--- flow/design.v ---
module mux #(parameter ADDR_WIDTH = 16) (
    output reg  [ADDR_WIDTH -1 :0] out,
    input  wire [ADDR_WIDTH -1 :0] a,
    input  wire [ADDR_WIDTH -1 :0] b,
    input  wire                    sel
);
always @(*) begin
    if (sel) begin
        out = a;
    end
    else begin
        out = b;
    end
end
endmodule
module demux #(parameter ADDR_WIDTH = 16) (
    output reg  [ADDR_WIDTH -1 :0] out1,
    output reg  [ADDR_WIDTH -1 :0] out2,
    input  wire [ADDR_WIDTH -1 :0] in,
    input  wire                    sel
);
always @(*) begin
    out1 = 'd0;
    out2 = 'd0;
    if (sel) begin
        out1 = in;
    end
    else begin
        out2 = in;
    end
end
endmodule
module RoundSaturate #(parameter    IN_WORD_LENGTH    = 9,  IN_INT_LENGTH    = 0, IN_FLOAT_LENGTH    = 8, 
                                    OUT_WORD_LENGTH   = 8, OUT_INT_LENGTH   = 0, OUT_FLOAT_LENGTH   = 7) (
    output reg  signed [OUT_WORD_LENGTH-1:0] i_round_saturated,
    output reg  signed [OUT_WORD_LENGTH-1:0] q_round_saturated,
    input  wire signed [IN_WORD_LENGTH -1:0] i_in,
    input  wire signed [IN_WORD_LENGTH -1:0] q_in
);
wire round_half_up_i;
wire round_half_up_q;
reg saturate_i;
reg saturate_q;
generate
    if (OUT_INT_LENGTH) begin
        assign round_half_up_i    = i_in[IN_FLOAT_LENGTH - OUT_FLOAT_LENGTH -1] && (~i_in[IN_FLOAT_LENGTH + OUT_INT_LENGTH -1 : IN_FLOAT_LENGTH - OUT_FLOAT_LENGTH ]);
        assign round_half_up_q    = q_in[IN_FLOAT_LENGTH - OUT_FLOAT_LENGTH -1] && (~q_in[IN_FLOAT_LENGTH + OUT_INT_LENGTH -1 : IN_FLOAT_LENGTH - OUT_FLOAT_LENGTH ]);
    end
    else begin
        assign round_half_up_i    = i_in[IN_FLOAT_LENGTH - OUT_FLOAT_LENGTH -1] && (~i_in[IN_FLOAT_LENGTH -1 : IN_FLOAT_LENGTH - OUT_FLOAT_LENGTH]); 
        assign round_half_up_q    = q_in[IN_FLOAT_LENGTH - OUT_FLOAT_LENGTH -1] && (~q_in[IN_FLOAT_LENGTH -1 : IN_FLOAT_LENGTH - OUT_FLOAT_LENGTH]);
    end
endgenerate
generate
        if (IN_INT_LENGTH>0 && OUT_INT_LENGTH >0) begin
            always @(*) begin                   
                i_round_saturated = round_half_up_i + {i_in[IN_WORD_LENGTH -1] ,    i_in[IN_FLOAT_LENGTH + OUT_INT_LENGTH -1 : IN_FLOAT_LENGTH ] ,   i_in[ IN_FLOAT_LENGTH -1 : IN_FLOAT_LENGTH - OUT_FLOAT_LENGTH ]};
                q_round_saturated = round_half_up_q + {q_in[IN_WORD_LENGTH -1] ,    q_in[IN_FLOAT_LENGTH + OUT_INT_LENGTH -1 : IN_FLOAT_LENGTH ] ,   q_in[ IN_FLOAT_LENGTH -1 : IN_FLOAT_LENGTH - OUT_FLOAT_LENGTH ]};
                if (i_in[IN_WORD_LENGTH -1]) begin
                    if (!(i_in[IN_FLOAT_LENGTH + IN_INT_LENGTH -1 : IN_FLOAT_LENGTH] == 'd0 || i_in[IN_INT_LENGTH  + IN_FLOAT_LENGTH -1 : IN_FLOAT_LENGTH + OUT_INT_LENGTH] == { ( IN_INT_LENGTH - OUT_INT_LENGTH ) {1'b1} }  )) begin
                        i_round_saturated = {i_in[IN_WORD_LENGTH -1] , { (OUT_WORD_LENGTH -1) {1'b0}} } ;
                    end
                end
                else begin
                    if (i_in[IN_INT_LENGTH  + IN_FLOAT_LENGTH -1 : IN_FLOAT_LENGTH + OUT_INT_LENGTH] ) begin
                       i_round_saturated [OUT_WORD_LENGTH -2:0] = { (OUT_WORD_LENGTH -1) {1'b1}} ;
                    end
                end
                if (q_in[IN_WORD_LENGTH -1]) begin
                    if ((!(q_in[IN_FLOAT_LENGTH + IN_INT_LENGTH -1 : IN_FLOAT_LENGTH] == 'd0 || q_in[IN_INT_LENGTH  + IN_FLOAT_LENGTH -1 : IN_FLOAT_LENGTH + OUT_INT_LENGTH] == { ( IN_INT_LENGTH - OUT_INT_LENGTH ) {1'b1} }  ))) begin
                        q_round_saturated = {q_in[IN_WORD_LENGTH -1] , { (OUT_WORD_LENGTH -1) {1'b0}} } ;
                    end
                end
                else begin
                    if (q_in[IN_INT_LENGTH + IN_FLOAT_LENGTH -1 : IN_FLOAT_LENGTH + OUT_INT_LENGTH]) begin
                       q_round_saturated [OUT_WORD_LENGTH -2:0] = { (OUT_WORD_LENGTH -1) {1'b1}};
                    end
                end 
                if (i_in == { (IN_WORD_LENGTH -1) {1'b1}}) begin
                    i_round_saturated = { (OUT_WORD_LENGTH -1) {1'b0}} ;
                end
                if (q_in == { (IN_WORD_LENGTH -1) {1'b1}}) begin
                    q_round_saturated = { (OUT_WORD_LENGTH -1) {1'b0}};
                end
            end
        end
        else if ((IN_INT_LENGTH>0) && (OUT_INT_LENGTH == 0)) begin
            always @(*) begin
                i_round_saturated = round_half_up_i + {i_in[IN_WORD_LENGTH -1] ,   i_in[ IN_FLOAT_LENGTH -1 : IN_FLOAT_LENGTH - OUT_FLOAT_LENGTH ]};
                q_round_saturated = round_half_up_q + {q_in[IN_WORD_LENGTH -1] ,   q_in[ IN_FLOAT_LENGTH -1 : IN_FLOAT_LENGTH - OUT_FLOAT_LENGTH ]};
                if (i_in[IN_WORD_LENGTH -1]) begin
                    if (!(&i_in[IN_FLOAT_LENGTH + IN_INT_LENGTH -1 : IN_FLOAT_LENGTH])) begin
                        i_round_saturated = {i_in[IN_WORD_LENGTH -1] , { (OUT_WORD_LENGTH -1) {1'b0}} };
                    end
                    if (&i_in[IN_FLOAT_LENGTH + IN_INT_LENGTH -1 : IN_FLOAT_LENGTH - OUT_FLOAT_LENGTH -1]) begin
                        i_round_saturated = { (OUT_WORD_LENGTH -1) {1'b0}};
                    end
                end
                else begin
                    if (i_in[IN_INT_LENGTH  + IN_FLOAT_LENGTH -1 : IN_FLOAT_LENGTH ]) begin
                       i_round_saturated [OUT_WORD_LENGTH -2:0] = { (OUT_WORD_LENGTH -1) {1'b1}}; 
                    end
                    if (&i_in[IN_FLOAT_LENGTH + IN_INT_LENGTH -1 : IN_FLOAT_LENGTH - OUT_FLOAT_LENGTH]) begin
                        i_round_saturated = { (OUT_WORD_LENGTH -1) {1'b1}};
                    end
                end
                if (q_in[IN_WORD_LENGTH -1]) begin
                    if (!(&q_in[IN_FLOAT_LENGTH + IN_INT_LENGTH -1 : IN_FLOAT_LENGTH])) begin
                        q_round_saturated = {q_in[IN_WORD_LENGTH -1] , { (OUT_WORD_LENGTH -1) {1'b0}} };
                    end
                    if (&q_in[IN_FLOAT_LENGTH + IN_INT_LENGTH -1 : IN_FLOAT_LENGTH - OUT_FLOAT_LENGTH -1]) begin
                        q_round_saturated = {(OUT_WORD_LENGTH -1){1'b0}};
                    end
                end
                else begin
                    if (q_in[IN_INT_LENGTH + IN_FLOAT_LENGTH -1 : IN_FLOAT_LENGTH]) begin
                       q_round_saturated [OUT_WORD_LENGTH -2:0] = { (OUT_WORD_LENGTH -1) {1'b1}};
                    end
                    if (&q_in[IN_FLOAT_LENGTH + IN_INT_LENGTH -1 : IN_FLOAT_LENGTH - OUT_FLOAT_LENGTH]) begin
                        q_round_saturated = {(OUT_WORD_LENGTH -1){1'b1}};
                    end
                end  
            end
        end
        else begin
            always @(*) begin
                i_round_saturated =   round_half_up_i +  {i_in[IN_WORD_LENGTH -1] ,i_in[ IN_FLOAT_LENGTH -1 : IN_FLOAT_LENGTH - OUT_FLOAT_LENGTH ]};
                q_round_saturated =   round_half_up_q +  {q_in[IN_WORD_LENGTH -1] ,q_in[ IN_FLOAT_LENGTH -1 : IN_FLOAT_LENGTH - OUT_FLOAT_LENGTH ]};
                if (&i_in[1+ IN_FLOAT_LENGTH -1 : IN_FLOAT_LENGTH - OUT_FLOAT_LENGTH -1]) begin
                    i_round_saturated = { (OUT_WORD_LENGTH -1) {1'b0}};
                end
                if (&q_in[1+ IN_FLOAT_LENGTH -1 : IN_FLOAT_LENGTH - OUT_FLOAT_LENGTH -1]) begin
                    q_round_saturated = { (OUT_WORD_LENGTH -1) {1'b0}};
                end
            end
        end
endgenerate
endmodule
module cmplx_mul #(parameter    IN1_WORD_LENGTH = 16, IN1_INT_LENGTH = 0, IN1_FLOAT_LENGTH = 15,         
                                IN2_WORD_LENGTH = 5,  IN2_INT_LENGTH = 0, IN2_FLOAT_LENGTH = 4,         
                                OUT_WORD_LENGTH = 12, OUT_INT_LENGTH = 0, OUT_FLOAT_LENGTH = 11 ) (     
    output wire signed [OUT_WORD_LENGTH-1:0]    out_i,
    output wire signed [OUT_WORD_LENGTH-1:0]    out_q,
    input  wire signed [IN1_WORD_LENGTH-1:0]    in1_i,
    input  wire signed [IN1_WORD_LENGTH-1:0]    in1_q,
    input  wire signed [IN2_WORD_LENGTH-1:0]    in2_i,
    input  wire signed [IN2_WORD_LENGTH-1:0]    in2_q
);
reg signed [1 + IN1_INT_LENGTH + IN2_INT_LENGTH + 2 + IN1_FLOAT_LENGTH + IN2_FLOAT_LENGTH -1:0] mul_i;
reg signed [1 + IN1_INT_LENGTH + IN2_INT_LENGTH + 2 + IN1_FLOAT_LENGTH + IN2_FLOAT_LENGTH -1:0] mul_q;
reg signed [IN2_WORD_LENGTH-1 +1 :0]    temp1;  
reg signed [IN1_WORD_LENGTH-1 +1 :0]    temp2;  
reg signed [IN1_WORD_LENGTH-1 +1 :0]    temp3;  
reg signed [1 + IN1_INT_LENGTH + IN2_INT_LENGTH + 1 + IN1_FLOAT_LENGTH + IN2_FLOAT_LENGTH -1:0]    temp11;  
reg signed [1 + IN1_INT_LENGTH + IN2_INT_LENGTH + 1 + IN1_FLOAT_LENGTH + IN2_FLOAT_LENGTH -1:0]    temp22; 
reg signed [1 + IN1_INT_LENGTH + IN2_INT_LENGTH + 1 + IN1_FLOAT_LENGTH + IN2_FLOAT_LENGTH -1:0]    temp33; 
always @(*) begin
        temp1 = in2_i + in2_q;
        temp2 = in1_i + in1_q;
        temp3 = in1_q - in1_i;
        temp11 = temp1 * in1_i;
        temp22 = temp2 * in2_q;
        temp33 = temp3 * in2_i;
        mul_i = temp11 - temp22;
        mul_q = temp11 + temp33;
end
RoundSaturate #(    .IN_WORD_LENGTH(1 + IN1_INT_LENGTH + IN2_INT_LENGTH + 2 + IN1_FLOAT_LENGTH + IN2_FLOAT_LENGTH) ,
                    .IN_INT_LENGTH(IN1_INT_LENGTH + IN2_INT_LENGTH + 2),
                    .IN_FLOAT_LENGTH(IN1_FLOAT_LENGTH + IN2_FLOAT_LENGTH),
                    .OUT_WORD_LENGTH(OUT_WORD_LENGTH), 
                    .OUT_INT_LENGTH(OUT_INT_LENGTH), 
                    .OUT_FLOAT_LENGTH(OUT_FLOAT_LENGTH) ) U0_RoundSaturate (
    .i_in(mul_i),
    .q_in(mul_q),
    .i_round_saturated(out_i),
    .q_round_saturated(out_q)
);
endmodule
module radix2 #(parameter   SAMPLE_WORD_LENGTH  = 8, SAMPLE_INT_LENGTH  = 0, SAMPLE_FLOAT_LENGTH  = 7, 
                            TWIDDLE_WORD_LENGTH = 8, TWIDDLE_INT_LENGTH = 0, TWIDDLE_FLOAT_LENGTH = 7) (
    output reg  signed [SAMPLE_WORD_LENGTH -1 :0] out1_i_reg,
    output reg  signed [SAMPLE_WORD_LENGTH -1 :0] out1_q_reg,
    output reg  signed [SAMPLE_WORD_LENGTH -1 :0] out2_i_reg,
    output reg  signed [SAMPLE_WORD_LENGTH -1 :0] out2_q_reg,
    input  wire signed [SAMPLE_WORD_LENGTH -1 :0] in1_i,
    input  wire signed [SAMPLE_WORD_LENGTH -1 :0] in1_q,
    input  wire signed [SAMPLE_WORD_LENGTH -1 :0] in2_i,
    input  wire signed [SAMPLE_WORD_LENGTH -1 :0] in2_q,
    input  wire signed [TWIDDLE_WORD_LENGTH-1 :0] twiddle1_i,
    input  wire signed [TWIDDLE_WORD_LENGTH-1 :0] twiddle1_q,
    input  wire signed [TWIDDLE_WORD_LENGTH-1 :0] twiddle2_i,
    input  wire signed [TWIDDLE_WORD_LENGTH-1 :0] twiddle2_q,
    input  wire                                   ff_en,
    input  wire                                   rst,
    input  wire                                   clk
);
reg  signed [SAMPLE_WORD_LENGTH+1 -1 :0] adder_i_out1,adder_q_out1,adder_i_out2,adder_q_out2;
wire signed [SAMPLE_WORD_LENGTH   -1 :0] out1_i,out1_q,out2_i,out2_q;
always @(posedge clk or negedge rst) begin
    if (!rst) begin
        out1_i_reg <= 'd0;
        out1_q_reg <= 'd0;
        out2_i_reg <= 'd0;
        out2_q_reg <= 'd0;
    end
    else begin
        if (ff_en) begin
            out1_i_reg <= out1_i;
            out1_q_reg <= out1_q;
            out2_i_reg <= out2_i;
            out2_q_reg <= out2_q;
        end
    end
end
always @(*) begin
    adder_i_out1  = in1_i + in2_i;
    adder_q_out1  = in1_q + in2_q;
    adder_i_out2  = in1_i - in2_i;
    adder_q_out2  = in1_q - in2_q;
end
cmplx_mul #(    .IN1_WORD_LENGTH(SAMPLE_WORD_LENGTH+1) , .IN1_INT_LENGTH(SAMPLE_INT_LENGTH+1) , .IN1_FLOAT_LENGTH(SAMPLE_FLOAT_LENGTH ) ,
                .IN2_WORD_LENGTH(TWIDDLE_WORD_LENGTH ) , .IN2_INT_LENGTH(TWIDDLE_INT_LENGTH ) , .IN2_FLOAT_LENGTH(TWIDDLE_FLOAT_LENGTH) ,
                .OUT_WORD_LENGTH(SAMPLE_WORD_LENGTH  ) , .OUT_INT_LENGTH(SAMPLE_INT_LENGTH  ) , .OUT_FLOAT_LENGTH(SAMPLE_FLOAT_LENGTH ) ) 
U1 (
    .out_i (out1_i),
    .out_q (out1_q),
    .in1_i (adder_i_out1),
    .in1_q (adder_q_out1),
    .in2_i (twiddle1_i),
    .in2_q (twiddle1_q)
);
cmplx_mul #(    .IN1_WORD_LENGTH(SAMPLE_WORD_LENGTH+1) , .IN1_INT_LENGTH(SAMPLE_INT_LENGTH+1) , .IN1_FLOAT_LENGTH(SAMPLE_FLOAT_LENGTH ) ,
                .IN2_WORD_LENGTH(TWIDDLE_WORD_LENGTH ) , .IN2_INT_LENGTH(TWIDDLE_INT_LENGTH ) , .IN2_FLOAT_LENGTH(TWIDDLE_FLOAT_LENGTH) ,
                .OUT_WORD_LENGTH(SAMPLE_WORD_LENGTH  ) , .OUT_INT_LENGTH(SAMPLE_INT_LENGTH  ) , .OUT_FLOAT_LENGTH(SAMPLE_FLOAT_LENGTH ) ) 
U2 (                    
    .out_i (out2_i),
    .out_q (out2_q),
    .in1_i (adder_i_out2),
    .in1_q (adder_q_out2),
    .in2_i (twiddle2_i),
    .in2_q (twiddle2_q)
);
endmodule
module fifo #(parameter WORD_LENGTH  = 8, FIFO_DEPTH = 8) (
    output reg  signed [WORD_LENGTH         -1 : 0] data_out,
    output wire                                     empty,
    output wire                                     full,
    output wire        [$clog2(FIFO_DEPTH)  -1 : 0] r_ptr_reg,
    output wire        [$clog2(FIFO_DEPTH)  -1 : 0] w_ptr_reg,
    input  wire signed [WORD_LENGTH         -1 : 0] data_in,
    input  wire                                     w_en,
    input  wire                                     r_en,
    input  wire                                     fft_done,
    input  wire                                     rst,
    input  wire                                     clk
);
localparam PTR_WIDTH = $clog2(FIFO_DEPTH)+1;
reg signed  [WORD_LENGTH -1 : 0] fifo [FIFO_DEPTH -1 : 0];
reg         [PTR_WIDTH   -1 : 0] w_ptr,w_ptr_temp;
reg         [PTR_WIDTH   -1 : 0] r_ptr,r_ptr_temp;
wire                             write;
wire                             read;
always @(posedge clk or negedge rst) begin
    if (!rst) begin
        data_out  <= 'd0;
        w_ptr_temp <= 'd0;
        r_ptr_temp <= 'd0;
    end
    else begin
        w_ptr_temp <= w_ptr;
        r_ptr_temp <= r_ptr;
        if (write) begin
            fifo[w_ptr_temp[PTR_WIDTH-2:0]] <= data_in;
        end
        if (read) begin
            data_out <= fifo[r_ptr_temp[PTR_WIDTH-2:0]];
        end
    end
end
always @(*) begin
    w_ptr = w_ptr_temp;
    r_ptr = r_ptr_temp;
    if (write) begin
        w_ptr = w_ptr_temp + 1'b1;
    end
    if (fft_done) begin
        r_ptr = 'd0;
    end else if (read) begin
        r_ptr = r_ptr_temp + 1'b1;
    end
end
assign full  = (w_ptr_temp[PTR_WIDTH-2:0] == r_ptr_temp[PTR_WIDTH-2:0]) &&  (w_ptr_temp[PTR_WIDTH-1] ^ r_ptr_temp[PTR_WIDTH-1]);
assign empty = (r_ptr_temp == w_ptr_temp);
assign write = w_en && !full;
assign read  = r_en && !empty;
assign w_ptr_reg = w_ptr_temp[$clog2(FIFO_DEPTH)-1 : 0];
assign r_ptr_reg = r_ptr_temp[$clog2(FIFO_DEPTH)-1 : 0];
endmodule
module twiddles #(parameter TWIDDLE_WORD_LENGTH = 8, TWIDDLE_INT_LENGTH = 0, TWIDDLE_FLOAT_LENGTH = 7) (
    output reg  signed  [TWIDDLE_WORD_LENGTH -1 : 0] twiddle_i_reg,
    output reg  signed  [TWIDDLE_WORD_LENGTH -1 : 0] twiddle_q_reg,
    input  wire         [3                   -1 : 0] address,
    input  wire         clk,
    input  wire         rst
);
reg signed [TWIDDLE_WORD_LENGTH -1 : 0] twiddle_i;
reg signed [TWIDDLE_WORD_LENGTH -1 : 0] twiddle_q;
always @(posedge clk or negedge rst) begin
    if (!rst) begin
        twiddle_i_reg <= 'd0;
        twiddle_q_reg <= 'd0;
    end
    else begin
        twiddle_i_reg <= twiddle_i;
        twiddle_q_reg <= twiddle_q;
    end
end
always @(*) begin
    case (address)
        'd0 :   begin 
                    twiddle_i = 8'b01111111; 
                    twiddle_q = 8'b00000000; 
                end
        'd1 :   begin
                    twiddle_i = 8'b01110110;  
                    twiddle_q = 8'b11001111;  
                end
        'd2 :   begin
                    twiddle_i = 8'b01011011;
                    twiddle_q = 8'b10100101;
                end 
        'd3 :   begin
                    twiddle_i = 8'b00110001;  
                    twiddle_q = 8'b10001010;  
                end
        'd4 :   begin
                    twiddle_i = 8'b00000000; 
                    twiddle_q = 8'b10000000; 
                end 
        'd5 :   begin
                    twiddle_i = 8'b11001111; 
                    twiddle_q = 8'b10001010; 
                end 
        'd6 :   begin
                    twiddle_i = 8'b10100101; 
                    twiddle_q = 8'b10100101; 
                end 
        'd7 :   begin
                    twiddle_i = 8'b10001010; 
                    twiddle_q = 8'b11001111; 
                end   
    endcase
end
endmodule
module ctrl #( parameter FIFO_DEPTH = 8) (
    output reg   [3                  -1:0]  twiddle_addr,
    output reg   [5                  -1:0]  counter_r,
    output reg                              fifo1_w_en,
    output reg                              fifo2_w_en,
    output reg                              twiddle_sel,
    output reg                              fifo1_r_en,
    output reg                              fifo2_r_en,
    output wire                             stage_num,
    output wire                             fft_done,
    output wire                             stage4,
    output wire                             idle,
    input  wire  [$clog2(FIFO_DEPTH)  -1:0] r_ptr1,
    input  wire  [$clog2(FIFO_DEPTH)  -1:0] r_ptr2,
    input  wire  [$clog2(FIFO_DEPTH)  -1:0] w_ptr1,
    input  wire  [$clog2(FIFO_DEPTH)  -1:0] w_ptr2,
    input  wire                             fft_strt,
    input  wire                             fifo1_full,
    input  wire                             fifo2_full,
    input  wire                             fifo1_empty,
    input  wire                             fifo2_empty,
    input  wire                             rst,
    input  wire                             clk
);
reg [3 -1 : 0] current_state,next_state;
reg [5 -1 : 0] counter;
reg [2 -1 : 0] stg2_counter,stg2_counter_r;
reg stage1_done, stage2_done, stage3_done, stage4_done ;
localparam  IDLE   = 3'b000,
            STAGE1 = 3'b001,
            STAGE2 = 3'b010,
            STAGE3 = 3'b011,
            STAGE4 = 3'b100;
always @(posedge clk or negedge rst) begin
    if (!rst) begin
        current_state  <= 'd0;
        counter_r      <= 'd0;
        stg2_counter_r <= 'd0;
    end
    else begin
        current_state  <= next_state;
        counter_r      <= counter;
        stg2_counter_r <= stg2_counter;
    end
end
always @(*) begin
    case (current_state)
        IDLE :      begin
                        if (fft_strt) begin
                            next_state = STAGE1;
                            counter = counter_r + 'd1;
                        end
                        else begin
                            next_state = IDLE;
                            counter    = 'd0;
                        end
                        stg2_counter   =  'd0;
                        twiddle_sel    = 1'b1;
                        twiddle_addr   =  'd0;
                        fifo1_w_en     =  'd0;
                        fifo2_w_en     =  'd0;
                        fifo1_r_en     =  'd0;
                        fifo2_r_en     =  'd0;
                        stage1_done    = 1'b0;
                        stage2_done    = 1'b0;
                        stage3_done    = 1'b0;
                        stage4_done    = 1'b0;
                    end
        STAGE1:     begin
                        stage1_done  = (w_ptr2 == 'd8);
                        stage2_done  = 1'b0;
                        stage3_done  = 1'b0;
                        stage4_done  = 1'b0;
                        twiddle_sel  = 1'b0;
                        stg2_counter =  'd0;
                        if (stage1_done) begin
                            next_state = STAGE2;
                            counter    = 'd31;
                        end
                        else begin
                            next_state = STAGE1;
                            counter    = counter_r + 1'b1;
                        end
                        if (counter_r[1:0] == 'd2) begin
                            twiddle_addr = 'd4;
                        end
                        else begin
                            twiddle_addr = 'd0;
                        end
                        fifo1_w_en  =  counter_r[1] && (w_ptr1 != 'd8);
                        fifo2_w_en  = ~counter_r[1] && (counter_r != 'd1);
                        fifo1_r_en  =  'd0;
                        fifo2_r_en  =  'd0; 
                    end
        STAGE2:     begin
                        stage1_done = 1'b0;
                        stage2_done = (r_ptr2 == 'd9) ;
                        stage3_done = 1'b0;
                        stage4_done = 1'b0;
                        if (stage2_done) begin
                            next_state = STAGE3;
                            counter    = 'd0;
                            stg2_counter = 'd0;
                        end
                        else begin
                            next_state = STAGE2;
                            counter    = counter_r + 1'b1;
                            if (stg2_counter_r < 'd3) begin  
                                stg2_counter = stg2_counter_r + 1'b1;
                            end
                            else begin
                                stg2_counter = stg2_counter_r;
                            end
                        end
                        case (counter_r[2:0])
                            'd3:  twiddle_addr = 'd0;
                            'd4:  twiddle_addr = 'd4;
                            'd5:  twiddle_addr = 'd2;
                            'd6:  twiddle_addr = 'd6; 
                            default: twiddle_addr = 'd0;
                        endcase
                        if (counter_r[2:0] > 'd5 ) begin
                            twiddle_sel  = ~counter_r[0];
                        end
                        else begin
                            twiddle_sel  = !(|counter_r[2:0]);
                        end
                        fifo1_w_en   = (counter_r[2:0] > 'd1) && (counter_r[2:0] < 'd6); 
                        fifo2_w_en   = ((counter_r[2:0] > 'd5) || (counter_r[2:0] < 'd2)) && (stg2_counter_r > 'd2);  
                        fifo1_r_en   =  counter_r[0];
                        fifo2_r_en   = ~counter_r[0];
                    end
        STAGE3:     begin
                        stage1_done  = 1'b0;
                        stage2_done  = 1'b0;
                        stage3_done  = (w_ptr2 == 'd7);
                        stage4_done  = 1'b0;
                        if (stage3_done) begin
                            next_state = STAGE4;
                            counter = 'd0;
                        end
                        else begin
                            next_state = STAGE3;
                            counter = counter_r + 'd1;
                        end
                        case (counter_r)
                            'd06:    twiddle_addr = 'd4;
                            'd07:    twiddle_addr = 'd2;
                            'd08:    twiddle_addr = 'd6;
                            'd09:    twiddle_addr = 'd1;
                            'd10:    twiddle_addr = 'd5;
                            'd11:    twiddle_addr = 'd3;
                            'd12:    twiddle_addr = 'd7;
                            default: twiddle_addr = 'd0;
                        endcase
                        stg2_counter =  'd0;
                        if (counter_r > 'd5) begin
                            twiddle_sel  = ~counter_r[0];
                        end 
                        else begin
                            twiddle_sel  = !(|counter_r);
                        end
                        fifo1_w_en   =  (counter_r < 'd8); 
                        fifo2_w_en   =  (counter_r > 'd7) && (counter_r < 'd16);
                        fifo1_r_en   =  counter_r[0];
                        fifo2_r_en   = ~counter_r[0];
                    end
        STAGE4:     begin
                        stage1_done  = 1'b0;
                        stage2_done  = 1'b0;
                        stage3_done  = 1'b0;
                        stage4_done  = (w_ptr2 == 'd0);
                        if (stage4_done) begin
                            next_state  = IDLE;
                            counter     = 'd0;
                        end
                        else begin
                            next_state  = STAGE4;
                            counter     = counter_r + 'd1;
                        end
                        twiddle_addr = 'd0;
                        twiddle_sel  = 'd0;
                        stg2_counter = 'd0;
                        fifo1_w_en   =  (counter_r < 'd8); 
                        fifo2_w_en   =  (counter_r > 'd7) && (counter_r < 'd16);
                        fifo1_r_en   =  counter_r[0];
                        fifo2_r_en   = ~counter_r[0];
                    end
        default:    begin
                        stage1_done  = 1'b0;
                        stage2_done  = 1'b0;
                        stage3_done  = 1'b0;
                        stage4_done  = 1'b0;
                        next_state   = IDLE;
                        counter      = 'd0;
                        twiddle_addr = 'd0;
                        twiddle_sel  = 'd0;
                        stg2_counter = 'd0;
                        fifo1_w_en   = 1'b0; 
                        fifo2_w_en   = 1'b0;
                        fifo1_r_en   = 1'b0;
                        fifo2_r_en   = 1'b0;
        end
    endcase
end
assign stage_num = (current_state[1] | current_state[2]);  
assign fft_done  = stage4_done;
assign stage4    = (current_state == STAGE4);
assign idle      = (current_state == IDLE);
endmodule
module fft #(parameter SAMPLE_WORD_LENGTH  = 8, SAMPLE_INT_LENGTH  = 0, SAMPLE_FLOAT_LENGTH  = 7, FIFO_DEPTH = 16) (
    output wire signed [SAMPLE_WORD_LENGTH -1 : 0]  fifo1_dout_i,
    output wire signed [SAMPLE_WORD_LENGTH -1 : 0]  fifo1_dout_q,
    output wire signed [SAMPLE_WORD_LENGTH -1 : 0]  fifo2_dout_i,
    output wire signed [SAMPLE_WORD_LENGTH -1 : 0]  fifo2_dout_q,
    input  wire signed [SAMPLE_WORD_LENGTH -1 : 0]  din_i,
    input  wire signed [SAMPLE_WORD_LENGTH -1 : 0]  din_q,
    input  wire                                     strt_pulse,
    input  wire                                     valid_in,
    input  wire                                     rst,
    input  wire                                     clk,
    output wire                                     idle,
    output wire                                     res_valid,
    output wire signed [SAMPLE_WORD_LENGTH -1 : 0]  res_i,
    output wire signed [SAMPLE_WORD_LENGTH -1 : 0]  res_q
);
localparam  TWIDDLE_WORD_LENGTH  = 8, 
            TWIDDLE_INT_LENGTH   = 0, 
            TWIDDLE_FLOAT_LENGTH = 7,
            PTR_WIDTH            = $clog2(FIFO_DEPTH);
wire in_sel;
wire signed [SAMPLE_WORD_LENGTH -1 :0] out1_i_reg;
wire signed [SAMPLE_WORD_LENGTH -1 :0] out1_q_reg;
wire signed [SAMPLE_WORD_LENGTH -1 :0] out2_i_reg;
wire signed [SAMPLE_WORD_LENGTH -1 :0] out2_q_reg;
wire signed [SAMPLE_WORD_LENGTH -1 :0] in1_i;
wire signed [SAMPLE_WORD_LENGTH -1 :0] in1_q;
wire signed [SAMPLE_WORD_LENGTH -1 :0] in2_i;
wire signed [SAMPLE_WORD_LENGTH -1 :0] in2_q;
wire signed [SAMPLE_WORD_LENGTH -1 :0] fifo1_din_i;
wire signed [SAMPLE_WORD_LENGTH -1 :0] fifo1_din_q;
wire signed [SAMPLE_WORD_LENGTH -1 :0] fifo2_din_i;
wire signed [SAMPLE_WORD_LENGTH -1 :0] fifo2_din_q;
reg  signed [SAMPLE_WORD_LENGTH -1 :0] din_i_r;
reg  signed [SAMPLE_WORD_LENGTH -1 :0] din_q_r;
wire signed [TWIDDLE_WORD_LENGTH-1 :0] twiddle1_i;
wire signed [TWIDDLE_WORD_LENGTH-1 :0] twiddle1_q;
wire signed [TWIDDLE_WORD_LENGTH-1 :0] twiddle2_i;
wire signed [TWIDDLE_WORD_LENGTH-1 :0] twiddle2_q;
wire signed [SAMPLE_WORD_LENGTH -1 :0] in_i,in_fb_i;
wire signed [SAMPLE_WORD_LENGTH -1 :0] in_q,in_fb_q;
reg valid_in_r,valid_in_r_r,valid_in_r_r_r,strt_pulse_r;
wire [5                  -1 : 0] counter;
wire [SAMPLE_WORD_LENGTH -1 : 0] temp_i, temp_q;
wire [PTR_WIDTH          -1 : 0] r_ptr1,r_ptr2,w_ptr1,w_ptr2;
mux #(.ADDR_WIDTH(SAMPLE_WORD_LENGTH)) mux_U3 (
    .out(in_fb_i),
    .a  (fifo2_dout_i),
    .b  (fifo1_dout_i),
    .sel(counter[0])
);
mux #(.ADDR_WIDTH(SAMPLE_WORD_LENGTH)) mux_U4 (
    .out(in_fb_q),
    .a  (fifo2_dout_q),
    .b  (fifo1_dout_q),
    .sel(counter[0])
);
wire stage_num;
mux #(.ADDR_WIDTH(SAMPLE_WORD_LENGTH)) mux_U5 (
    .out(in_i),
    .a  (in_fb_i),
    .b  (din_i_r),
    .sel(stage_num)
);
mux #(.ADDR_WIDTH(SAMPLE_WORD_LENGTH)) mux_U6 (
    .out(in_q),
    .a  (in_fb_q),
    .b  (din_q_r),
    .sel(stage_num)
);
demux #(.ADDR_WIDTH(SAMPLE_WORD_LENGTH)) demux_U0 (
    .out1(in2_i ),
    .out2(in1_i ),
    .in  (in_i ),
    .sel (counter[0])
);
demux #(.ADDR_WIDTH(SAMPLE_WORD_LENGTH)) demux_U1 (
    .out1(in2_q ),
    .out2(in1_q ),
    .in  (in_q  ),
    .sel (counter[0])
);
reg signed [TWIDDLE_WORD_LENGTH -1 : 0] twiddle1_i_r,twiddle1_q_r;
reg signed [SAMPLE_WORD_LENGTH  -1 : 0] in1_i_r,in1_q_r;
radix2 #(   .SAMPLE_WORD_LENGTH (SAMPLE_WORD_LENGTH), .SAMPLE_INT_LENGTH (SAMPLE_INT_LENGTH), .SAMPLE_FLOAT_LENGTH (SAMPLE_FLOAT_LENGTH),
            .TWIDDLE_WORD_LENGTH(TWIDDLE_WORD_LENGTH), .TWIDDLE_INT_LENGTH(TWIDDLE_INT_LENGTH), .TWIDDLE_FLOAT_LENGTH(TWIDDLE_FLOAT_LENGTH)) radix2_U0 (
    .out1_i_reg(out1_i_reg),
    .out1_q_reg(out1_q_reg),
    .out2_i_reg(out2_i_reg),
    .out2_q_reg(out2_q_reg),
    .in1_i     (in1_i_r),
    .in1_q     (in1_q_r),
    .in2_i     (in2_i),
    .in2_q     (in2_q),
    .twiddle1_i(twiddle1_i_r),
    .twiddle1_q(twiddle1_q_r),
    .twiddle2_i(twiddle2_i),
    .twiddle2_q(twiddle2_q),
    .ff_en     (counter[0]),
    .rst       (rst),
    .clk       (clk)
);
mux #(.ADDR_WIDTH(SAMPLE_WORD_LENGTH)) mux_U0 (
    .out(temp_i),
    .a  (out2_i_reg),
    .b  (out1_i_reg),
    .sel(counter[0])
);
mux #(.ADDR_WIDTH(SAMPLE_WORD_LENGTH)) mux_U1 (
    .out(temp_q),
    .a  (out2_q_reg ),
    .b  (out1_q_reg ),
    .sel(counter[0])
);
wire [SAMPLE_WORD_LENGTH*2 -1 : 0] fifo1_dout,fifo2_dout;
wire fifo1_full,fifo2_full,fifo1_w_en,fifo2_w_en,fifo1_r_en,fifo2_r_en,fifo1_empty,fifo2_empty;
demux #(.ADDR_WIDTH(SAMPLE_WORD_LENGTH)) demux_U2 (
    .out1(fifo1_din_i),
    .out2(fifo2_din_i),
    .in  (temp_i ),
    .sel (fifo1_w_en)
);
demux #(.ADDR_WIDTH(SAMPLE_WORD_LENGTH)) demux_U3 (
    .out1(fifo1_din_q),
    .out2(fifo2_din_q),
    .in  (temp_q ),
    .sel (fifo1_w_en)
);
wire fft_done;
fifo #(.WORD_LENGTH(2 * SAMPLE_WORD_LENGTH), .FIFO_DEPTH(FIFO_DEPTH)) fifo_U0 (
    .data_out  (fifo1_dout),
    .empty     (fifo1_empty),
    .full      (fifo1_full),
    .r_ptr_reg (r_ptr1),
    .w_ptr_reg (w_ptr1),
    .data_in   ({fifo1_din_i,fifo1_din_q}),
    .w_en      (fifo1_w_en && valid_in_r_r_r),
    .r_en      (fifo1_r_en),
    .fft_done  (fft_done),
    .rst       (rst),
    .clk       (clk)
); 
fifo #(.WORD_LENGTH(2 * SAMPLE_WORD_LENGTH), .FIFO_DEPTH(FIFO_DEPTH)) fifo_U1 (
    .data_out  (fifo2_dout),
    .empty     (fifo2_empty),
    .full      (fifo2_full),
    .r_ptr_reg (r_ptr2),
    .w_ptr_reg (w_ptr2),
    .data_in   ({fifo2_din_i,fifo2_din_q}),
    .w_en      (fifo2_w_en && valid_in_r_r_r),
    .r_en      (fifo2_r_en),
    .fft_done  (fft_done),
    .rst       (rst),
    .clk       (clk)
);
wire [TWIDDLE_WORD_LENGTH -1 : 0] twiddle_i_reg,twiddle_q_reg;
wire [3                   -1 : 0] address;
twiddles #(.TWIDDLE_WORD_LENGTH(TWIDDLE_WORD_LENGTH), .TWIDDLE_INT_LENGTH(TWIDDLE_INT_LENGTH), .TWIDDLE_FLOAT_LENGTH(TWIDDLE_FLOAT_LENGTH) ) twiddles_U0 (
    .twiddle_i_reg (twiddle_i_reg),
    .twiddle_q_reg (twiddle_q_reg),
    .address       (address),
    .clk           (clk),
    .rst           (rst)
);
wire            twiddle_sel;
wire            stage4;
ctrl #(.FIFO_DEPTH (FIFO_DEPTH)) ctrl_U0 (
    .twiddle_addr  (address),
    .counter_r     (counter),
    .fifo1_w_en    (fifo1_w_en),
    .fifo2_w_en    (fifo2_w_en),
    .r_ptr1        (r_ptr1),
    .r_ptr2        (r_ptr2),
    .w_ptr1        (w_ptr1),
    .w_ptr2        (w_ptr2),
    .twiddle_sel   (twiddle_sel),
    .fifo1_r_en    (fifo1_r_en),
    .fifo2_r_en    (fifo2_r_en),
    .stage_num     (stage_num),
    .stage4        (stage4),
    .idle          (idle),
    .fft_done      (fft_done),
    .fft_strt   (strt_pulse_r),
    .fifo1_full    (fifo1_full),
    .fifo2_full    (fifo2_full),
    .fifo1_empty   (fifo1_empty),
    .fifo2_empty   (fifo2_empty),
    .rst           (rst),
    .clk           (clk)
);
demux #(.ADDR_WIDTH(TWIDDLE_WORD_LENGTH)) demux_U4 (
    .out1(twiddle1_i ),
    .out2(twiddle2_i ),
    .in  (twiddle_i_reg),
    .sel (twiddle_sel)
);
demux #(.ADDR_WIDTH(TWIDDLE_WORD_LENGTH)) demux_U5 (
    .out1(twiddle1_q ),
    .out2(twiddle2_q ),
    .in  (twiddle_q_reg),
    .sel (twiddle_sel)
);
always @(posedge clk or negedge rst) begin
    if (!rst) begin
        twiddle1_i_r    <= 'd0;
        twiddle1_q_r    <= 'd0;
        in1_i_r         <= 'd0;
        in1_q_r         <= 'd0;
        din_i_r         <= 'd0;
        din_q_r         <= 'd0;
        valid_in_r      <= 'd0;
        valid_in_r_r    <= 'd0;
        valid_in_r_r_r  <= 'd0;
        strt_pulse_r    <= 'd0;
    end
    else begin
        if (twiddle_sel) begin
            twiddle1_i_r <= twiddle1_i;
            twiddle1_q_r <= twiddle1_q;
        end
        in1_i_r        <= in1_i;
        in1_q_r        <= in1_q;
        din_i_r        <= din_i;
        din_q_r        <= din_q;
        valid_in_r     <= valid_in;
        valid_in_r_r   <= valid_in_r;
        valid_in_r_r_r <= valid_in_r_r;
        strt_pulse_r   <= strt_pulse;
    end
end
assign fifo1_dout_i = $signed(fifo1_dout[2*SAMPLE_WORD_LENGTH -1 : SAMPLE_WORD_LENGTH]);
assign fifo1_dout_q = $signed(fifo1_dout[  SAMPLE_WORD_LENGTH -1 : 0                 ]);
assign fifo2_dout_i = $signed(fifo2_dout[2*SAMPLE_WORD_LENGTH -1 : SAMPLE_WORD_LENGTH]);
assign fifo2_dout_q = $signed(fifo2_dout[  SAMPLE_WORD_LENGTH -1 : 0                 ]);
assign res_valid = stage4 && valid_in_r_r_r && ((fifo1_w_en && !fifo1_full) || (fifo2_w_en && !fifo2_full));
assign res_i     = temp_i;
assign res_q     = temp_q;
endmodule
module fft16 (
    input  wire              clk,
    input  wire              rst_n,
    input  wire              start,
    input  wire signed [8:0] din_i,
    input  wire signed [8:0] din_q,
    output wire              ready,
    output wire              dout_valid,
    output wire signed [8:0] dout_i,
    output wire signed [8:0] dout_q
);
wire signed [8:0] fifo1_dout_i, fifo1_dout_q, fifo2_dout_i, fifo2_dout_q;
fft #(.SAMPLE_WORD_LENGTH(9), .SAMPLE_INT_LENGTH(0), .SAMPLE_FLOAT_LENGTH(8), .FIFO_DEPTH(16)) u_fft (
    .fifo1_dout_i (fifo1_dout_i),
    .fifo1_dout_q (fifo1_dout_q),
    .fifo2_dout_i (fifo2_dout_i),
    .fifo2_dout_q (fifo2_dout_q),
    .din_i        (din_i),
    .din_q        (din_q),
    .strt_pulse   (start),
    .valid_in     (1'b1),
    .rst          (rst_n),
    .clk          (clk),
    .idle         (ready),
    .res_valid    (dout_valid),
    .res_i        (dout_i),
    .res_q        (dout_q)
);
endmodule
--- flow/run.sh ---
#!/bin/bash
# the make line also repeats each setting of config.mk as NAME=value (left out here)
make -C /OpenROAD-flow-scripts/flow DESIGN_CONFIG=/design/flow/config.mk WORK_HOME=/design/flow/orfs CLKGATE_MAP_FILE= finish
--- flow/config.mk ---
export PLATFORM = sky130hd
export DESIGN_NAME = fft16
export DESIGN_NICKNAME = fft16
export VERILOG_FILES = /design/flow/design.v
export SDC_FILE = /design/flow/constraint.sdc
export NUM_CORES = 4
export LEC_CHECK = 0
export CAP_MARGIN = 20
export CORE_MARGIN = 2
export CORE_UTILIZATION = 11
export SLEW_MARGIN = 20
--- flow/constraint.sdc ---
create_clock -name core_clock -period 11.1 [get_ports {clk}]
set_input_delay 2.2200 -clock core_clock [delete_from_list [all_inputs] [get_ports {clk}]]
set_output_delay 2.2200 -clock core_clock [all_outputs]
set_load 0.01 [all_outputs]
==> results.txt, run 1 <==
run metrics: status=complete, no violations, Syn Area/Cell=around 11 sq um, Area leader share=32.7%, Slew Limit Headroom=approximately 23%, Post-DP HPWL=around 120000 um, Worst Path Arrival=11.15 ns, aoi share=11.5%, worst hold path class=flop to flop, total tool warning count=88, Mapped Area=52900 sq um, I/O pin count=41, worst setup path class=flop to flop, max-slew violation count=0, worst slew pin tran=1.13 ns, critical path startpoint=u_fft.ctrl_U0.current_state[1], main flop type=edfxtp_1, largest net degree at the start of global routing=~70, Yosys cell types=roughly 110, setup violators final=0, Yosys top cell by instances=inv_1, antenna-violating nets left=0, Synth top cells by count=inv_1, edfxtp_1, fa_1, ha_1, nand2_1, Max Cap Viol=0, num rows=254, Core ar.=between 400000 and 500000 sq um, RSZ-0062 raised after global routing=true, CTS buffer count=79, initial core utilization=11.1%, Basic Gates by Area=a little under an eighth, hold_sp=u_fft.valid_in_r_r, CP Capture Point=u_fft.radix2_U0.out1_q_reg[7], top cells, area=edfxtp_1, fa_1, ha_1, Most common cell on crit path=a21oi_1, Worst-path clk slew=0.06 ns, CP max FO=35, Logic cell area=28800 sq um, DRT Pass-1 Iters=5, final hold vios=0, crit start category=flop, yosys cell count=4821, CP peak stage delay=0.51 ns, Port-buffer cells=40, final design utilization=13.6%, Die Area=just under 500000 sq um, Top logic family=adder cells, yosys synthesis chip area=52900 sq um, number of global-route vias before repair=36717, Die Ht=698 um, CP Depth=between 40 and 50, ys flops=approximately 740, total global routing track utilization=6.23%, Sink Count=744, DRT Wirelength=157000 um, CTS root buf=clkbuf_16, fin crit period=10.56 ns, CTS tree=built, Buf/Inv on CP=6, GRT overflow=0, Synth mux share=0.771%, DRC viols=0, reg2reg path depth=47, yosys warns=11, Critical R2R Launch=u_fft.ctrl_U0.current_state[1], Clock Path Buffers=3, Post-Syn Nets=~5600, clock skew=0.0666 ns, flop2flop setup slack=around 0.54 ns, EDFF count, synth=576, via count=36989, CP required=11.69 ns, worst skew pair latency=approximately 0.67 ns, fraction of synthesized cell area in xor and xnor cells=4.91%, Seq/Total Area, Yosys=40.6%, P&R area growth vs syn=23.5%, GP Congestion=0.880, Yosys top cell by area=edfxtp_1, crit end category=flop, wire per inst=13.7 um, CP top delay family=adder cells, f_max=roughly 95 MHz, Post-Syn Instances=4821, Filler cells=roughly 54000, via/cell ratio=3.23, first-pass GRT wire length=235000 um, nets@finish=just under 6000, hold path cells=0, Adder Area Share=24.9%, initial antenna violation count=14, die width=698 um, worst hold slack=0.354 ns, Worst Hold End=u_fft.valid_in_r_r_r, sequential cell area=between 20000 and 25000 sq um, CTS HTree Levels=3, final critical-path share of the clock period=95.2%, Iteration-0 DRC Markers=3288, fraction of registers with async set/reset=between 20% and 30%, Reg-to-Reg End=u_fft.radix2_U0.out1_q_reg[7], highest-delay cell along the critical path=fa_1
-- through the flow --
step / cell area (sq um) / cells / TNS (ns) / setup slack (ns)
2_1_floorplan: 52900 / 4821 / 0 / 0.144
3_3_place_gp: 62500 / 11306 / 0 / 0.187
3_5_place_dp: 62500 / 11306 / -0.0136 / -0.0136
4_1_cts: 65000 / 11448 / 0 / 0.0250
5_1_grt: 65300 / 11457 / -0.0508 / -0.0394
6_report: 65300 / 11458 / 0 / 0.536
-- routing by layer --
layer | up-vias | track usage (%) | share of wire, %
li1 | 16897 | - | -
met1 | 18636 | 8.48 | 44
met2 | 1225 | 10.3 | 47
met3 | 227 | 0.726 | 6.1
met4 | 4 | 1.89 | 3.2
met5 | - | 0 | 0.017
-- timing repair --
action,CTS,global route
setup buffers,0,9
setup endpoints to repair,1,30
gates resized,1,69
pin swaps,0,8
hold buffers,0,0
-- layout make-up --
class | instances | area share [%]
diodes | 1 | 0.00383
clock inverters | 36 | 0.554
multi-input cells | 3264 | 44.1
inverters | 660 | 3.79
well taps | 6400 | 12.3
clock buffers | 106 | 3.31
repair buffers | 247 | 3.02
flip-flops and latches | 744 | 32.9
==> run 2: changes to the inputs <==
- CORE_UTILIZATION: 11 -> 71
- CTS_CLUSTER_SIZE: unset -> 42
- SETUP_SLACK_MARGIN: unset -> 1.52
- clock period: 11.1 -> 8.68 ns (I/O delays scaled with it)
==> results.txt, run 2 <==
run metrics: status=complete, but fails checks, layout check fault list=negative setup slack, DRT Pass-1 Iters=7, CTS buffer count=73, RSZ-0062 raised after global routing=true, Die Area=76700 sq um, Critical R2R Launch=u_fft.ctrl_U0.counter_r[0], total tool warning count=92, hold path cells=0, Yosys top cell by instances=inv_1, Port-buffer cells=40, Place WS=-1.42 ns, CP max FO=5, wire per inst=about 28 um, worst hold path class=flop to flop, initial core utilization=a little under three quarters, clock skew=0.0576 ns, aoi share=a little under an eighth, CTS Hold Bufs=0, critical path startpoint=u_fft.ctrl_U0.counter_r[0], Sink Count=744, Reg-to-Reg End=u_fft.radix2_U0.out2_i_reg[6], Basic Gates by Area=11.4%, Slew Limit Headroom=17.3%, Die Ht=~280 um, EDFF count, synth=~580, CP peak stage delay=0.77 ns, nets@finish=6569, Syn Area/Cell=~11 sq um, GRT overflow=0, initial antenna violation count=8, crit end category=flop, Logic cell area=31400 sq um, CTS root buf=clkbuf_16, first-pass GRT wire length=257000 um, top sig layer=met5, fin crit period=10.76 ns, largest net degree at the start of global routing=roughly 80, via/cell ratio=6.70, antenna-violating nets left=0, CP top delay family=adder cells, final critical-path share of the clock period=124%, Buf/Inv on CP=18, Adder Area Share=24.9%, max-slew violation count=0, Iteration-0 DRC Markers=around 6200, CTS tree=built, Synth top cells by count=inv_1, edfxtp_1, fa_1, ha_1, nand2_1, TNS Setup=-48.78 ns, yosys warns=11, crit start category=flop, flop2flop setup slack=-2.08 ns, Top logic family=adder cells, P&R area growth vs syn=26.6%, top cells, area=edfxtp_1, fa_1, ha_1, Max Cap Viol=0, worst setup margin=-2.08 ns, f_max=between 90 and 100 MHz, num rows=100, Post-DP HPWL=roughly 120000 um, Area leader share=32.7%, sequential cell area=between 20000 and 25000 sq um, Seq/Total Area, Yosys=40.6%, via count=45428, Clock Path Buffers=3, WL met1=between 60000 and 70000 um, reg2reg path depth=52, ys flops=around 740, Worst Hold End=u_fft.valid_in_r_r, worst skew pair latency=0.66 ns, Worst-path clk slew=approximately 0.070 ns, yosys cell count=roughly 4800, worst slew pin tran=1.24 ns, Yosys top cell by area=edfxtp_1, setup violators final=36, Yosys cell types=around 110, number of global-route vias before repair=44841, fraction of synthesized cell area in xor and xnor cells=4.91%, GP Congestion=1.01, DRC viols=0, Worst Path Arrival=11.27 ns, Mapped Area=52900 sq um, Core ar.=74100 sq um, WL met2=around 84000 um, worst setup path class=flop to flop, CP required=9.20 ns, Post-Syn Instances=4821, die width=277 um, CP Capture Point=u_fft.radix2_U0.out2_i_reg[6], fraction of registers with async set/reset=22.6%, Synth mux share=0.771%, met3 WL post-DR=25600 um, main flop type=edfxtp_1, final hold vios=0, total global routing track utilization=44.5%, DRT Wirelength=~190000 um, Filler cells=3014, highest-delay cell along the critical path=o31ai_1, yosys synthesis chip area=approximately 53000 sq um, CP Depth=52, worst hold slack=0.364 ns, I/O pin count=41, Post-Syn Nets=5646, hold_sp=u_fft.valid_in_r, CTS HTree Levels=3
[run 2: through the flow]
stage | util, % | std cells | instance area, sq um
final | 90.4 | 6781 | 67000
after floorplan | - | 4821 | 53700
after detailed placement | 82.7 | 6530 | 61200
after CTS | 87.3 | 6707 | 64700
after global routing | 90.4 | 6772 | 66900
after global placement | 82.7 | 6530 | 61200
[run 2: cell type report]
class,instances,area share (%)
Antenna cell,9,0.0336
Clock buffer,89,2.88
Clock inverter,45,0.747
Inverter,660,3.74
Multi-Input combinational cell,3264,46.9
Sequential cell,744,32.1
Tap cell,969,1.81
Timing Repair Buffer,1001,11.8
[run 2: routing by layer]
| layer | vias to the layer above | track usage [%] |
|---|---|---|
| met2 | 4054 | 70.2 |
| li1 | 18397 | - |
| met3 | 1245 | 12.7 |
| met4 | 10 | 25.4 |
| met1 | 21722 | 55.6 |
| met5 | - | 0 |
[run 2: what timing repair did]
item / in CTS / in global routing
endpoints found under the hold margin: 0 / 0
gates resized: 138 / 341
setup buffers: 43 / 64
pin swaps: 49 / 194
cloned: 0 / 1
setup endpoints to repair: 36 / 36
==> run 3: changes to the inputs <==
- CORE_ASPECT_RATIO: unset -> 0.86
- CORE_MARGIN: 2 -> 9
- CORE_UTILIZATION: 71 -> 34
- CTS_CLUSTER_SIZE: 42 -> 83
- GPL_ROUTABILITY_DRIVEN: unset -> 1
- HOLD_SLACK_MARGIN: unset -> 0.1
- PLACE_DENSITY_LB_ADDON: unset -> 0.08
- SETUP_SLACK_MARGIN: 1.52 -> unset
- clock period: 8.68 -> 17.0 ns (I/O delays scaled with it)
==> results.txt, run 3 <==
run metrics: status=complete, no violations, Syn Area/Cell=roughly 11 sq um, nets@finish=approximately 5700, final hold vios=0, CP Depth=44, Synth mux share=0.771%, Yosys top cell by instances=inv_1, worst setup path class=flop to flop, CP Capture Point=u_fft.radix2_U0.out2_q_reg[7], ys flops=between 700 and 800, initial core utilization=34.4%, Worst-path clk slew=0.06 ns, f_max=80.6 MHz, CP max FO=~53, aoi share=between 10 and 15%, RSZ-0062 raised after global routing=false, die width=443 um, critical path startpoint=u_fft.ctrl_U0.counter_r[0], Die Area=between 150000 and 200000 sq um, initial antenna violation count=2, yosys synthesis chip area=52900 sq um, Core ar.=154000 sq um, hold_sp=u_fft.valid_in_r, clock skew=0.0513 ns, largest net degree at the start of global routing=69, DP Area=56300 sq um, top cells, area=edfxtp_1, fa_1, ha_1, Place WS=4.63 ns, setup violators final=0, CTS buffer count=81, Die Ht=between 300 and 400 um, # Post-CTS Setup Buffers=0, Seq/Total Area, Yosys=40.6%, Synth top cells by count=inv_1, edfxtp_1, fa_1, ha_1, nand2_1, Yosys cell types=107, final critical-path share of the clock period=73.0%, Clock Path Buffers=3, P&R area growth vs syn=11.5%, Mapped Area=52900 sq um, Area leader share=32.7%, hold path cells=0, flop2flop setup slack=4.59 ns, PostCTS Resize Cnt=0, Post-Syn Nets=5646, worst skew pair latency=0.70 ns, CP peak stage delay=approximately 0.79 ns, fin crit period=roughly 12 ns, Post-Syn Instances=4821, first-pass GRT wire length=249000 um, via count=35603, DRT Pass-1 Iters=6, I/O pin count=41, CTS Hold Bufs=0, total tool warning count=87, Max Cap Viol=0, GRT overflow=0, CTS root buf=clkbuf_16, Reg-to-Reg End=u_fft.radix2_U0.out2_q_reg[7], final antenna diode count=0, Worst Hold End=u_fft.valid_in_r_r, DRT Wirelength=about 170000 um, Yosys top cell by area=edfxtp_1, antenna-violating nets left=0, worst slew pin tran=1.05 ns, worst hold path class=flop to flop, GP Congestion=between 0.8 and 0.9, CP required=17.55 ns, num rows=133, sequential cell area=21500 sq um, max-slew violation count=0, Buf/Inv on CP=5, wire per inst=between 20 and 25 um, worst setup margin=4.59 ns, highest-delay cell along the critical path=dfrtp_4, Worst Path Arrival=12.96 ns, main flop type=edfxtp_1, CP top delay family=adder cells, Adder Area Share=between 20% and 30%, Top logic family=adder cells, Basic Gates by Area=11.4%, TNS Setup=0 ns, crit start category=flop, Logic cell area=approximately 29000 sq um, via/cell ratio=between 5 and 6, DRC viols=0, CTS HTree Levels=3, Filler cells=between 15000 and 20000, CTS tree=built, fraction of synthesized cell area in xor and xnor cells=under 10%, Non-Filler Cell Area, Final=roughly 59000 sq um, Post-DP HPWL=121000 um, Sink Count=744, EDFF count, synth=576, Most common cell on crit path=fa_1, yosys warns=11, Critical R2R Launch=u_fft.ctrl_U0.counter_r[0], reg2reg path depth=44, crit end category=flop, Port-buffer cells=40, fraction of registers with async set/reset=22.6%, Slew Limit Headroom=between 20% and 30%, total global routing track utilization=19.5%, number of global-route vias before repair=36384, yosys cell count=4821, Iteration-0 DRC Markers=2595
run 3: area by class of cell:
cell class | count | area share [%]
clock buffers | 93 | 3.55
clock inverters | 55 | 0.980
inverters | 660 | 4.20
multi-input cells | 3264 | 48.5
flip-flops and latches | 744 | 36.4
well taps | 2025 | 4.29
repair buffers | 143 | 2.00
run 3: per-stage QoR:
step           util [%]  std cells  hold slack [ns]
2_1_floorplan         -       4821            0.331
3_3_place_gp       36.6       6836            0.333
3_5_place_dp       36.6       6836            0.349
4_1_cts            38.4       6984            0.361
5_1_grt            38.4       6984            0.365
6_report           38.4       6984            0.356
run 3: layer usage:
| layer | vias to the layer above | GRT usage (%) | wire length, um |
|---|---|---|---|
| li1 | 16700 | - | - |
| met1 | 18042 | 28.2 | 80400 |
| met2 | 728 | 31.2 | 76700 |
| met3 | 133 | 2.80 | 7470 |
| met4 | 0 | 3.67 | 2780 |
| met5 | - | 0 | 0 |
==> run 4: changes to the inputs <==
- ABC_AREA: unset -> 1
- CELL_PAD_IN_SITES_DETAIL_PLACEMENT: unset -> 2
- CORE_ASPECT_RATIO: 0.86 -> unset
- CORE_MARGIN: 9 -> 8
- CORE_UTILIZATION: 34 -> 40
- CTS_CLUSTER_SIZE: 83 -> unset
- GPL_TIMING_DRIVEN: unset -> 1
- HOLD_SLACK_MARGIN: 0.1 -> 0.02
- MAX_ROUTING_LAYER: unset -> met4
- MIN_ROUTING_LAYER: unset -> met2
- PLACE_DENSITY_LB_ADDON: 0.08 -> 0.28
- SETUP_SLACK_MARGIN: unset -> 2.27
- clock period: 17.0 -> 13.9 ns (I/O delays scaled with it)
==> results.txt, run 4 <==
run metrics: status=complete, no violations, die width=385 um, Synth top cells by count=nand2_1, inv_1, edfxtp_1, nor2_1, fa_1, setup violators final=0, via/cell ratio=approximately 7.8, RSZ-0062 raised after global routing=false, ys flops=744, largest net degree at the start of global routing=72, DRT Pass-1 Iters=15, Slew Limit Headroom=12.0%, Final Non-Filler Cells=just under 8000, Post-Syn Nets=6722, EDFF count, synth=around 580, Yosys top cell by area=edfxtp_1, Seq/Total Area, Yosys=39.4%, worst setup path class=flop to flop, Yosys top cell by instances=nand2_1, Adder Area Share=24.1%, fraction of synthesized cell area in xor and xnor cells=3.21%, TNS Setup=0 ns, Reg-to-Reg End=u_fft.radix2_U0.out1_i_reg[6], CP Capture Point=u_fft.radix2_U0.out1_i_reg[6], CTS buffer count=~85, Basic Gates by Area=17.8%, flop2flop setup slack=2.34 ns, total global routing track utilization=49.2%, Worst-path clk slew=0.07 ns, critical path startpoint=u_fft.ctrl_U0.current_state[2], num rows=roughly 140, yosys warns=11, Top logic family=adder cells, worst skew pair latency=between 0.7 and 0.8 ns, GP Congestion=roughly 1.0, Sink Count=744, Syn Area/Cell=9.26 sq um, Post-Syn Instances=5897, nets@finish=6875, f_max=86.5 MHz, Synth mux share=0.0183%, CP max FO=6, final critical-path share of the clock period=83.1%, yosys synthesis chip area=around 55000 sq um, worst hold path class=flop to flop, CTS root buf=clkbuf_16, CTS tree=built, initial antenna violation count=0, Post-DP HPWL=173000 um, DRT Wirelength=240000 um, Mapped Area=54600 sq um, Most common cell on crit path=nand2_1, Max Cap Viol=0, Filler cells=14736, clock skew=0.0658 ns, DP Area=a little under 60000 sq um, DRC viols=0, Worst Path Arrival=12.16 ns, fin crit period=about 12 ns, initial core utilization=between 40% and 50%, CP Depth=49, Clock Path Buffers=3, fraction of registers with async set/reset=22.6%, Die Ht=between 300 and 400 um, highest-delay cell along the critical path=o21ai_0, via count=62021, wire per inst=30.2 um, top cells, area=edfxtp_1, fa_1, nand2_1, Yosys cell types=70, reg2reg path depth=between 40 and 50, total tool warning count=89, worst slew pin tran=~1.3 ns, CP required=~15 ns, Die Area=149000 sq um, number of global-route vias before repair=73155, dpl cells=7707, first-pass GRT wire length=345000 um, Port-buffer cells=40, hold_sp=u_fft.valid_in_r, hold path cells=0, Core ar.=135000 sq um, Iteration-0 DRC Markers=~14000, CP top delay family=adder cells, final hold vios=0, antenna-violating nets left=0, aoi share=7.44%, Non-Filler Cell Area, Final=61700 sq um, CP peak stage delay=~0.9 ns, I/O pin count=41, crit end category=flop, Area leader share=31.7%, Buf/Inv on CP=9, Worst Hold End=u_fft.valid_in_r_r, GRT overflow=0, yosys cell count=5897, crit start category=flop, Logic cell area=29500 sq um, worst setup margin=2.34 ns, Place WS=1.76 ns, CTS HTree Levels=3, max-slew violation count=0, sequential cell area=about 22000 sq um, Critical R2R Launch=u_fft.ctrl_U0.current_state[2], main flop type=edfxtp_1, P&R area growth vs syn=12.9%
## run 4: final cells by class
class	instances	area share, %
Tap cell	1781	3.61
Multi-Input combinational cell	3985	47.8
Inverter	1060	6.52
Antenna cell	40	0.162
Sequential cell	744	34.9
Timing Repair Buffer	174	2.45
Clock inverter	41	0.722
Clock buffer	116	3.85
## run 4: what timing repair did
item	CTS	global route
hold buffers	0	0
setup buffers	6	26
pin swaps	0	10
resized	25	158
endpoints found under the setup margin	34	36
cloned	0	2
## run 4: per-layer routing
layer	wire, um	share of wire (%)	GRT usage (%)
met1	0	0	-
met2	117000	49	57.5
met3	94500	39	59.9
met4	28900	12	14.8
met5	0	0	-
## run 4: per-stage QoR
| stage | hold WS (ns) | utilization (%) |
|---|---|---|
| floorplan | 0.331 | - |
| global placement | 0.335 | 42.6 |
| detailed placement | 0.337 | 42.6 |
| CTS | 0.361 | 44.8 |
| global route | 0.371 | 45.4 |
| finish | 0.361 | 45.5 |
==> run 5: changes to the inputs <==
- CELL_PAD_IN_SITES_DETAIL_PLACEMENT: 2 -> unset
- CORE_MARGIN: 8 -> 2
- CORE_UTILIZATION: 40 -> 72
- CTS_CLUSTER_SIZE: unset -> 47
- GPL_ROUTABILITY_DRIVEN: 1 -> unset
- GPL_TIMING_DRIVEN: 1 -> unset
- HOLD_SLACK_MARGIN: 0.02 -> unset
- MAX_ROUTING_LAYER: met4 -> unset
- MIN_ROUTING_LAYER: met2 -> unset
- PLACE_DENSITY_LB_ADDON: 0.28 -> 0.06
- SETUP_SLACK_MARGIN: 2.27 -> unset
- clock period: 13.9 -> 8.64 ns (I/O delays scaled with it)
==> results.txt, run 5 <==
run results: Basic Gates by Area=17.8%, Post-Syn Instances=5897, Adder Area Share=24.1%, main flop type=edfxtp_1, Area leader share=31.7%, EDFF count, synth=~580, tool error=[ERROR GRT-0232] Routing congestion too high. Check the congestion heatmap in the GUI., Die Area=78100 sq um, Yosys top cell by instances=nand2_1, GP Congestion=1.01, Yosys top cell by area=edfxtp_1, top cells, area=edfxtp_1, fa_1, nand2_1, Synth top cells by count=nand2_1, inv_1, edfxtp_1, nor2_1, fa_1, total global routing track utilization=69.6%, Sink Count=744, num rows=approximately 100, yosys cell count=5897, Mapped Area=54600 sq um, ys flops=744, dpl cells=7668, yosys synthesis chip area=around 55000 sq um, fraction of synthesized cell area in xor and xnor cells=3.21%, fraction of registers with async set/reset=22.6%, status=aborted with a tool error, aoi share=7.44%, Post-Syn Nets=~6700, CTS HTree Levels=3, I/O pin count=~41, GRT overflow=211, Die Ht=279 um, initial core utilization=73.0%, yosys warns=11, CTS Hold Bufs=0, Syn Area/Cell=9.26 sq um, Port-buffer cells=~40, Seq/Total Area, Yosys=39.4%, die width=279 um, CTS buffer count=72, CTS root buf=clkbuf_16, last stage reached=5_1_grt, Yosys cell types=around 70, Core ar.=74800 sq um, Top logic family=adder cells, Synth mux share=0.0183%, Post-DP HPWL=135000 um, Clock Path Buffers=3
-- run 5: metal layers --
metal  GRT usage (%)  GRT overflow
met2            89.9           107
met3            49.1             9
met4            63.9            90
met1            71.8             4
met5            26.0             1
-- run 5: per-stage QoR --
| step | hold WS, ns | setup slack (ns) | area (sq um) | util (%) |
|---|---|---|---|---|
| after global placement | 0.335 | -0.874 | 63200 | 84.5 |
| after floorplan | 0.331 | -0.337 | 55400 | - |
| after detailed placement | 0.348 | -1.10 | 63200 | 84.5 |
| after CTS | 0.357 | -0.709 | 67300 | 89.9 |
-- run 5: what timing repair did --
action	CTS
gates cloned	1
endpoints found under the setup margin	36
setup buffers	53
pin swaps	138
gates resized	273
